Design median, start of the top module:
module median
#(
    parameter MEM_DATA_WIDTH = 32,
    parameter LUT_ADDR_WIDTH = 10,  
    parameter MEM_ADDR_WIDTH = 10,  
    parameter PIXEL_DATA_WIDTH = 8,
    parameter IMG_WIDTH  = 320,
    parameter IMG_HEIGHT = 320
)(
    input clk,  
    input rst_n,  
    input [31:0] word0,
    input [31:0] word1,
    input [31:0] word2,
    output [PIXEL_DATA_WIDTH-1:0] pixel1,
    output [PIXEL_DATA_WIDTH-1:0] pixel2,
    output [PIXEL_DATA_WIDTH-1:0] pixel3,
    output [PIXEL_DATA_WIDTH-1:0] pixel4,
    output [LUT_ADDR_WIDTH-1:0] raddr_a,
    output [LUT_ADDR_WIDTH-1:0] raddr_b,
    output [LUT_ADDR_WIDTH-1:0] raddr_c,
    output [MEM_ADDR_WIDTH-1:0] waddr
);
    wire [PIXEL_DATA_WIDTH-1:0] x2_y1;
    wire [PIXEL_DATA_WIDTH-1:0] x2_y0;
    wire [PIXEL_DATA_WIDTH-1:0] x2_ym1;
    wire [PIXEL_DATA_WIDTH-1:0] x1_y1;
    wire [PIXEL_DATA_WIDTH-1:0] x1_y0;
    wire [PIXEL_DATA_WIDTH-1:0] x1_ym1;
    wire [PIXEL_DATA_WIDTH-1:0] x0_y1;
    wire [PIXEL_DATA_WIDTH-1:0] x0_y0;
    wire [PIXEL_DATA_WIDTH-1:0] x0_ym1;
    wire [PIXEL_DATA_WIDTH-1:0] xm1_y1;
    wire [PIXEL_DATA_WIDTH-1:0] xm1_y0;
    wire [PIXEL_DATA_WIDTH-1:0] xm1_ym1;
    assign x2_y1   = word0[PIXEL_DATA_WIDTH-1:0];
    assign x2_y0   = word1[PIXEL_DATA_WIDTH-1:0];
    assign x2_ym1  = word2[PIXEL_DATA_WIDTH-1:0];
    assign x1_y1   = word0[(PIXEL_DATA_WIDTH*2)-1:PIXEL_DATA_WIDTH];
    assign x1_y0   = word1[(PIXEL_DATA_WIDTH*2)-1:PIXEL_DATA_WIDTH];
    assign x1_ym1  = word2[(PIXEL_DATA_WIDTH*2)-1:PIXEL_DATA_WIDTH];
    assign x0_y1   = word0[(PIXEL_DATA_WIDTH*3)-1:(PIXEL_DATA_WIDTH*2)];
    assign x0_y0   = word1[(PIXEL_DATA_WIDTH*3)-1:(PIXEL_DATA_WIDTH*2)];
    assign x0_ym1  = word2[(PIXEL_DATA_WIDTH*3)-1:(PIXEL_DATA_WIDTH*2)];
  ...
For scale: ~3100 cells after synthesis, ~23000 um^2 of cells after synthesis.
Settings: LEC_CHECK=0, CAP_MARGIN=35, CELL_PAD_IN_SITES_GLOBAL_PLACEMENT=1, CORE_MARGIN=3, CORE_UTILIZATION=68, CTS_CLUSTER_DIAMETER=140, CTS_CLUSTER_SIZE=97, MIN_ROUTING_LAYER=met1, PLACE_DENSITY_LB_ADDON=0.02, SETUP_SLACK_MARGIN=1.81, SLEW_MARGIN=20; clock period 16.7 ns.
run.sh (not shown) runs the stock make flow with config.mk's settings and CLKGATE_MAP_FILE=.
The baseline died in 3_1_place_gp_skip_io.
Change:
CAP_MARGIN = 20   (was 35)
CELL_PAD_IN_SITES_GLOBAL_PLACEMENT = not set   (was 1)
CORE_MARGIN = 2   (was 3)
CORE_UTILIZATION = 40   (was 68)
CTS_CLUSTER_DIAMETER = not set   (was 140)
CTS_CLUSTER_SIZE = not set   (was 97)
MIN_ROUTING_LAYER = not set   (was met1)
PLACE_DENSITY_LB_ADDON = not set   (was 0.02)
SETUP_SLACK_MARGIN = not set   (was 1.81)
clock period = 29.3 ns   (was 16.7 ns; I/O delays follow)
Effect:
- The changed run produced a clean layout
- area after synthesis does not change
- die area is higher by 65%
- synthesized cell count is unchanged
Change:
CORE_UTILIZATION = 70   (was 40)
CTS_CLUSTER_DIAMETER = 209   (was not set)
CTS_CLUSTER_SIZE = 36   (was not set)
clock period = 28.1 ns   (was 29.3 ns; I/O delays follow)
What happened: This time the run produced a layout that fails on setup timing; routed wire length falls by 1.7%; final area shrinks by 0.91%.
Change:
CORE_UTILIZATION = 40   (was 70)
CTS_CLUSTER_DIAMETER = not set   (was 209)
CTS_CLUSTER_SIZE = not set   (was 36)
clock period = 30.0 ns   (was 28.1 ns; I/O delays follow)
Now the flow finished with timing, DRC and antenna clean.
Core utilization is lower by 35 points.
Global-route usage is lower by 18 points.
Clock skew stays flat.


Setup of JK:
Starting RTL as in the previous note.
## median
module median
#(
    parameter MEM_DATA_WIDTH = 32,
    parameter LUT_ADDR_WIDTH = 10,  
    parameter MEM_ADDR_WIDTH = 10,  
    parameter PIXEL_DATA_WIDTH = 8,
    parameter IMG_WIDTH  = 320,
    parameter IMG_HEIGHT = 320
)(
    input clk,  
    input rst_n,  
    input [31:0] word0,
    input [31:0] word1,
    input [31:0] word2,
    output [PIXEL_DATA_WIDTH-1:0] pixel1,
    output [PIXEL_DATA_WIDTH-1:0] pixel2,
    output [PIXEL_DATA_WIDTH-1:0] pixel3,
    output [PIXEL_DATA_WIDTH-1:0] pixel4,
    output [LUT_ADDR_WIDTH-1:0] raddr_a,
    output [LUT_ADDR_WIDTH-1:0] raddr_b,
    output [LUT_ADDR_WIDTH-1:0] raddr_c,
    output [MEM_ADDR_WIDTH-1:0] waddr
);
Settings: LEC_CHECK=0, ABC_AREA=1, CAP_MARGIN=20, CORE_MARGIN=2, CORE_UTILIZATION=69, CTS_CLUSTER_DIAMETER=347, CTS_CLUSTER_SIZE=95, PLACE_DENSITY=0.37, SETUP_SLACK_MARGIN=4.8, SLEW_MARGIN=20, TNS_END_PERCENT=10; clock period 16.3 ns.
Stage in which a tool error killed JK: 5_1_grt.
## Diff of input files: MS against JK
Settings: clearing CTS_CLUSTER_SIZE, which used to be 95; clearing CTS_CLUSTER_DIAMETER, which used to be 347; swapping 69 for 71 in CORE_UTILIZATION; clearing SETUP_SLACK_MARGIN, which used to be 4.8; clearing PLACE_DENSITY, which used to be 0.37; clearing TNS_END_PERCENT, which used to be 10; putting MAX_ROUTING_LAYER at met4 where nothing was set; swapping 16.3 for 21.6 in the clock period (ns, I/O delays scaled along).
- Diff JK -> MS: area of the core went down about 3%; die extent in y went down about 1.4%; cell count after placement went down 261.
- Having completed the whole flow, MS delivered a layout that passed the timing, design-rule and antenna checks.
- Diff JK and MS: post-CTS setup repair buffer count higher in JK
- Where HPWL after detailed placement is concerned, JK is outperformed by MS.
- Of JK and MS, the lower minimum setup slack after placement belongs to JK.
- Compared with JK, in MS instance area at placement moved down; number of standard-cell rows in the floorplan -1; die area went down 930 µm².
- From MS to JK, adder and majority cell fraction of the synthesized area did not move at all.
